==> build 45: inputs <==
==> flow/design.v <==
module mult_unsigned #(
		parameter WIDTHA = 16,
		parameter WIDTHB = 24,
		parameter PIPELINE_DEPTH = 4
)
(
	input clk,rst,
	input [WIDTHA -1 :0] A,
	input [WIDTHB -1 :0] B,
	output [WIDTHA + WIDTHB - 1:0] result
);
reg [WIDTHA -1 :0] rA;
reg [WIDTHB -1 :0] rB;
reg [WIDTHA + WIDTHB - 1:0] M [PIPELINE_DEPTH-1:0];
integer i;
always @(posedge clk or posedge rst)
begin
	if (rst) begin
		rA <= 0;
		rB <= 0;
		for (i=0; i<PIPELINE_DEPTH; i=i+1)
		  M[i] <=0;
		end
	else
	begin
		rA <= A;
		rB <= B;
		M[0] <= rA * rB;
		for (i=0; i<PIPELINE_DEPTH-1; i=i+1)
			M[i+1] <= M[i];
	end
end
assign result = M[PIPELINE_DEPTH-1];
endmodule
==> flow/run.sh <==
#!/bin/bash
# the make line also repeats each setting of config.mk as NAME=value (left out here)
make -C /OpenROAD-flow-scripts/flow DESIGN_CONFIG=/design/flow/config.mk WORK_HOME=/design/flow/orfs CLKGATE_MAP_FILE= finish
==> flow/config.mk <==
export PLATFORM = sky130hd
export DESIGN_NAME = mult_unsigned
export DESIGN_NICKNAME = mult_unsigned
export VERILOG_FILES = /design/flow/design.v
export SDC_FILE = /design/flow/constraint.sdc
export NUM_CORES = 4
export LEC_CHECK = 0
export ABC_AREA = 1
export CAP_MARGIN = 20
export CORE_MARGIN = 2
export CORE_UTILIZATION = 72
export CTS_CLUSTER_DIAMETER = 400
export CTS_CLUSTER_SIZE = 12
export PLACE_DENSITY_LB_ADDON = 0.03
export SETUP_SLACK_MARGIN = 0.72
export SLEW_MARGIN = 20
==> flow/constraint.sdc <==
create_clock -name core_clock -period 4.42 [get_ports {clk}]
set_input_delay 0.8840 -clock core_clock [delete_from_list [all_inputs] [get_ports {clk}]]
set_output_delay 0.8840 -clock core_clock [all_outputs]
set_load 0.01 [all_outputs]
==> trial 83: changes against build 45 <==
ABC_AREA = unset   (was 1)
CORE_UTILIZATION = 40   (was 72)
CTS_CLUSTER_DIAMETER = unset   (was 400)
CTS_CLUSTER_SIZE = unset   (was 12)
PLACE_DENSITY_LB_ADDON = unset   (was 0.03)
SETUP_SLACK_MARGIN = unset   (was 0.72)
==> flow/constraint.sdc (replaced) <==
create_clock -name core_clock -period 8.0 [get_ports {clk}]
set_input_delay 1.6000 -clock core_clock [delete_from_list [all_inputs] [get_ports {clk}]]
set_output_delay 1.6000 -clock core_clock [all_outputs]
set_load 0.01 [all_outputs]
==> impl_metrics.yaml <==
# yosys + openroad results
status:
  status: "stopped before the end"
  failed_stage: "global routing"
  error: "[ERROR GRT-0232] Routing congestion too high. Check the congestion heatmap in the GUI."
die:
  initCoreUtil_pct: 73.23
  chipArea_um2: 26910
synth:
  synth-adder-area-share_pct: 40.82
  synthXorXnorAreaFrac_pct: 1.045
  ys_types: 23
  ys_seq_share_pct: 27.14
  syn_nets: 2547
  synthCells: 2087
  compound_area_share_pct: 1.676
  ys_area_um2: 18440
  ys_top_cells_by_area: "fa_1 33%, dfrtp_1 27%, inv_1 13%, nand2_1 12%, ha_1 7.6%"
grt:
  use_met3_pct: 65.88
placement:
  gp_congestion: 0.9332
  dpl-instance-area_um2: 21180
  dp_hpwl_um: 37780
# the run above: build 45

==> impl_metrics.yaml <==
# physical design summary
status:
  status: "timing/DRC/antenna clean"
placement:
  dp_hpwl_um: 29220
  gp_congestion: 0.8615
  dpl-instance-area_um2: 18850
die:
  initCoreUtil_pct: 40.65
  chipArea_um2: 45570
synth:
  ys_top_cells_by_area: "fa_1 35%, dfrtp_1 29%, ha_1 8.0%, inv_1 7.6%, and2_1 6.3%"
  syn_nets: 2115
  ys_area_um2: 17550
  synth-adder-area-share_pct: 42.89
  ys_seq_share_pct: 28.52
  synthCells: 1655
  compound_area_share_pct: 4.435
final_layout:
  nClkBuffers: 19
setup_path:
  rr_worst_depth: 18
clock_network:
  htreeDepth: 4
# the run above: trial 83


==> 09-25: inputs <==
Starts from the design.v that is shown in full above.
clock: 6.13 ns
lec_check: 0
abc_area: 0
cap_margin: 20
cell_pad_in_sites_global_placement: 0
core_aspect_ratio: 0.66
core_margin: 5
core_utilization: 33
cts_cluster_diameter: 374
cts_cluster_size: 66
hold_slack_margin: 0.15
max_routing_layer: met4
min_routing_layer: met1
place_density_lb_addon: 0.15
setup_slack_margin: 0.09
slew_margin: 5
tns_end_percent: 80
run.sh (not shown) runs the stock make flow with config.mk's settings and CLKGATE_MAP_FILE=.
==> inputs of 10-08, as changes to 09-25 <==
Settings changed: ABC_AREA 0 to default, CORE_ASPECT_RATIO 0.66 to default, CORE_MARGIN 5 to 10, CORE_UTILIZATION 33 to 56, CTS_CLUSTER_DIAMETER 374 to 160, CTS_CLUSTER_SIZE 66 to 100, HOLD_SLACK_MARGIN 0.15 to 0.26, MAX_ROUTING_LAYER met4 to default, PLACE_DENSITY_LB_ADDON 0.15 to 0.3, SLEW_MARGIN 5 to 10, TNS_END_PERCENT 80 to 20.
==> flow/constraint.sdc (replaced) <==
create_clock -name core_clock -period 11.8 [get_ports {clk}]
set_input_delay 2.3600 -clock core_clock [delete_from_list [all_inputs] [get_ports {clk}]]
set_output_delay 2.3600 -clock core_clock [all_outputs]
set_load 0.01 [all_outputs]
==> comparison <==
Clock skew: 09-25 is higher than 10-08 (0.0086 ns). Against 10-08, the sequential share of layout area of 09-25 is lower by 1.9 points. Between 10-08 and 09-25, the lower worst hold slack is in 10-08 (gap 0.0015 ns). Of 09-25 and 10-08, 10-08 has the higher first-iteration DRC count (gap 9.2%, measured against 10-08). In area after synthesis, 10-08 and 09-25 do not differ. Between 10-08 and 09-25, the lower core utilization is in 09-25 (gap 23 points). Worst setup slack: 09-25 is lower than 10-08 (5.1 ns). In 10-08 the cell area is smaller than in 09-25, by about 8%.
==> figures <==
|  | 09-25 | 10-08 |
|---|---|---|
| Status | complete, no violations | complete, no violations |
| Final hold slack | 0.342 ns | 0.341 ns |
| First-pass GRT wire length | 68,000 um | 62,500 um |
| Register-to-register setup slack | 0.21 ns | 5.28 ns |
| Final critical path time including I/O delays and setup | 5.92 ns | 6.52 ns |
| Fin cells | 2,501 | 2,099 |
| Launch point of the critical path | rA[10] | rA[1] |
| Depth of the worst register-to-register path | 22 | 17 |
| Die ar. | 58,000 um2 | 38,800 um2 |
| Worst relative slew slack | 32.8% | 36.0% |
| Sequential share of cell area | 24.1% | 26.0% |
| Post-Place Cells | 2,462 | 2,067 |
| R2R Path Start | rA[10] | rA[1] |
| Hold worst-path end | M[2][28] | M[1][12] |
| Slew at the pin closest to its max-slew limit | 1.01 ns | 0.959 ns |
| Met3 Use GR | 2.23% | 3.80% |
| Gr usage total | 15.3% | 20.4% |
| CP required | 6.49 ns | 12.15 ns |
| Overall die height | 197 um | 197 um |
| Non-clock buffering overhead in the final layout | 8.77% | 4.26% |

==> inputs of run Y <==
// mult_unsigned: RTL as listed in full above, without the edits since
Settings: LEC_CHECK=0, CAP_MARGIN=20, CORE_MARGIN=2, CORE_UTILIZATION=65, SLEW_MARGIN=20; clock period 5.44 ns.
==> run E: changes against run Y <==
CORE_UTILIZATION = 72   (was 65)
MAX_ROUTING_LAYER = met4   (was not set)
==> flow/constraint.sdc (replaced) <==
create_clock -name core_clock -period 7.4 [get_ports {clk}]
set_input_delay 1.4800 -clock core_clock [delete_from_list [all_inputs] [get_ports {clk}]]
set_output_delay 1.4800 -clock core_clock [all_outputs]
set_load 0.01 [all_outputs]
==> flow_metrics.py <==
# Metrics from the implementation run
metrics = {
    "sta": {
        "finalSetupViolations": 22,
        "fin_ws_ns": -0.5339,
    },
    "global_route": {
        "grt_pass1_vias": 13480,
    },
    "route": {
        "drt-met1-wl_mm": 15.28,
        "first_iter_violations": 887,
    },
    "place": {
        "place_inst": 2163,
    },
    "outcome": {
        "status": "failed layout checks",
        "so_faults": "setup timing",
    },
}
(the above is from run Y)
==> flow_metrics.py <==
# Metrics from the implementation run
metrics = {
    "clocking": {
        "cts_resized": 0,
    },
    "place": {
        "place_inst": 1996,
    },
    "global_route": {
        "grt_pass1_vias": 13080,
    },
    "sta": {
        "fin_ws_ns": 0.7792,
        "finalSetupViolations": 0,
    },
    "logic_synthesis": {
        "netlist_logic_family_top": "adder cells",
        "synthCells": 1655,
    },
    "route": {
        "first_iter_violations": 925,
        "drt-met1-wl_mm": 13.58,
    },
    "outcome": {
        "status": "complete, no violations",
    },
    "min_path": {
        "min_to": "M[3][25]",
    },
}
(the above is from run E)

==> job 5717: inputs <==
RTL: the design.v shown in full above, as it stands there.
Settings: LEC_CHECK=0, CAP_MARGIN=20, CELL_PAD_IN_SITES_GLOBAL_PLACEMENT=0, CORE_MARGIN=10, CORE_UTILIZATION=59, CTS_CLUSTER_SIZE=96, HOLD_SLACK_MARGIN=0.21, MIN_ROUTING_LAYER=met2, PLACE_DENSITY=0.67, SETUP_SLACK_MARGIN=0.09, SLEW_MARGIN=10, TNS_END_PERCENT=50; clock period 11.8 ns.
==> job 1446: changes against job 5717 <==
- ABC_AREA: unset -> 1
- CELL_PAD_IN_SITES_GLOBAL_PLACEMENT: 0 -> unset
- CORE_MARGIN: 10 -> 2
- CORE_UTILIZATION: 59 -> 72
- CTS_CLUSTER_SIZE: 96 -> unset
- HOLD_SLACK_MARGIN: 0.21 -> unset
- MAX_ROUTING_LAYER: unset -> met4
- MIN_ROUTING_LAYER: met2 -> unset
- PLACE_DENSITY: 0.67 -> unset
- SETUP_SLACK_MARGIN: 0.09 -> unset
- SLEW_MARGIN: 10 -> 20
- TNS_END_PERCENT: 50 -> unset
==> flow/constraint.sdc (replaced) <==
create_clock -name core_clock -period 4.33 [get_ports {clk}]
set_input_delay 0.8660 -clock core_clock [delete_from_list [all_inputs] [get_ports {clk}]]
set_output_delay 0.8660 -clock core_clock [all_outputs]
set_load 0.01 [all_outputs]
==> job 9952: changes against job 5717 <==
- CAP_MARGIN: 20 -> 0
- CORE_MARGIN: 10 -> 4
- CORE_UTILIZATION: 59 -> 17
- CTS_CLUSTER_DIAMETER: unset -> 160
- CTS_CLUSTER_SIZE: 96 -> 100
- HOLD_SLACK_MARGIN: 0.21 -> 0.29
- MIN_ROUTING_LAYER: met2 -> met1
- PLACE_DENSITY: 0.67 -> 0.81
- SETUP_SLACK_MARGIN: 0.09 -> -0.56
- TNS_END_PERCENT: 50 -> 20
==> job 2939: changes against job 5717 <==
- ABC_AREA: unset -> 1
- CORE_MARGIN: 10 -> 2
- CORE_UTILIZATION: 59 -> 72
- CTS_CLUSTER_DIAMETER: unset -> 349
- CTS_CLUSTER_SIZE: 96 -> 33
- MIN_ROUTING_LAYER: met2 -> met1
- PLACE_DENSITY: 0.67 -> 0.63
- SETUP_SLACK_MARGIN: 0.09 -> unset
==> flow/constraint.sdc (replaced) <==
create_clock -name core_clock -period 5.65 [get_ports {clk}]
set_input_delay 1.1300 -clock core_clock [delete_from_list [all_inputs] [get_ports {clk}]]
set_output_delay 1.1300 -clock core_clock [all_outputs]
set_load 0.01 [all_outputs]
==> comparison <==
- Job 2939 ran to the end with no violations. Job 9952 completed without violations. Job 1446 stopped in global routing on GRT-0232. Job 5717 went through all stages and came out clean.
- The highest first-iteration DRC count belongs to job 5717, the lowest to job 9952.
- The highest via count belongs to job 5717, the lowest to job 9952.
- Between job 9952 and job 5717, the lower critical path depth is in job 5717 (gap 2).
- Between job 1446 and job 5717, the lower die area is in job 1446 (gap about 27%, measured against job 5717).
- Register-to-register slack: job 2939 is worse than job 9952 (5100 ps).
- The highest fmax belongs to job 2939, the lowest to job 5717.
- Final area: job 2939 > job 9952 > job 5717.
- Core utilization, highest first: job 2939, job 5717, job 9952.
- The highest cell count belongs to job 9952, the lowest to job 5717.
- Clock skew: job 2939 < job 9952 < job 5717.
==> figures <==
metric	job 2939	job 1446	job 5717	job 9952
Number of nets with antenna violations after detailed routing	0	-	0	0
Depth of the critical timing path with buffers and inverters included	21	-	19	21
Post-Place Cell Area	0.0200 mm^2	0.0211 mm^2	0.0186 mm^2	0.0198 mm^2
YS chip area	0.0184 mm^2	0.0184 mm^2	0.0175 mm^2	0.0175 mm^2
Routed wire per std cell	18.3 um	-	18.3 um	12.7 um
Tally of clock buffers in the finished layout	17	-	18	17
Destination of the worst register-to-register timing path	M[0][23]$_DFF_PP0_	-	M[0][36]$_DFF_PP0_	M[0][36]$_DFF_PP0_
Number of DRC markers in iteration 0	1429	-	2537	806
Worst R2R Start	rA[6]$_DFF_PP0_	-	rA[7]$_DFF_PP0_	rA[1]$_DFF_PP0_
Aoi/oai-family share of the synthesized area	1.68%	1.68%	4.43%	4.43%
Signal buffers share of area	8.26%	-	4.40%	4.03%
Fraction of synthesized cell area in xor and xnor cells	1.04%	1.04%	1.80%	1.80%
Final hold slack	348 ps	-	342 ps	344 ps
Post-detail-place hpwl	34400 um	36900 um	27900 um	31700 um
Hold-critical path endpoint	M[2][25]$_DFF_PP0_	-	M[1][16]$_DFF_PP0_	M[1][38]$_DFF_PP0_
Max Freq	179 MHz	-	147 MHz	150 MHz
Tap cell instance count	330	-	390	1368
Result of the run	timing/DRC/antenna clean	stopped before the end	timing/DRC/antenna clean	timing/DRC/antenna clean
Failing step	-	global routing	-	-
Flip-flop and latch count	200	-	200	200
Syn_nets	2547	2547	2115	2115
Cell class ranked first by area	multi-input combinational cells	-	multi-input combinational cells	multi-input combinational cells
Share of Yosys cell area claimed by the top area cell type	33.2%	33.2%	34.9%	34.9%
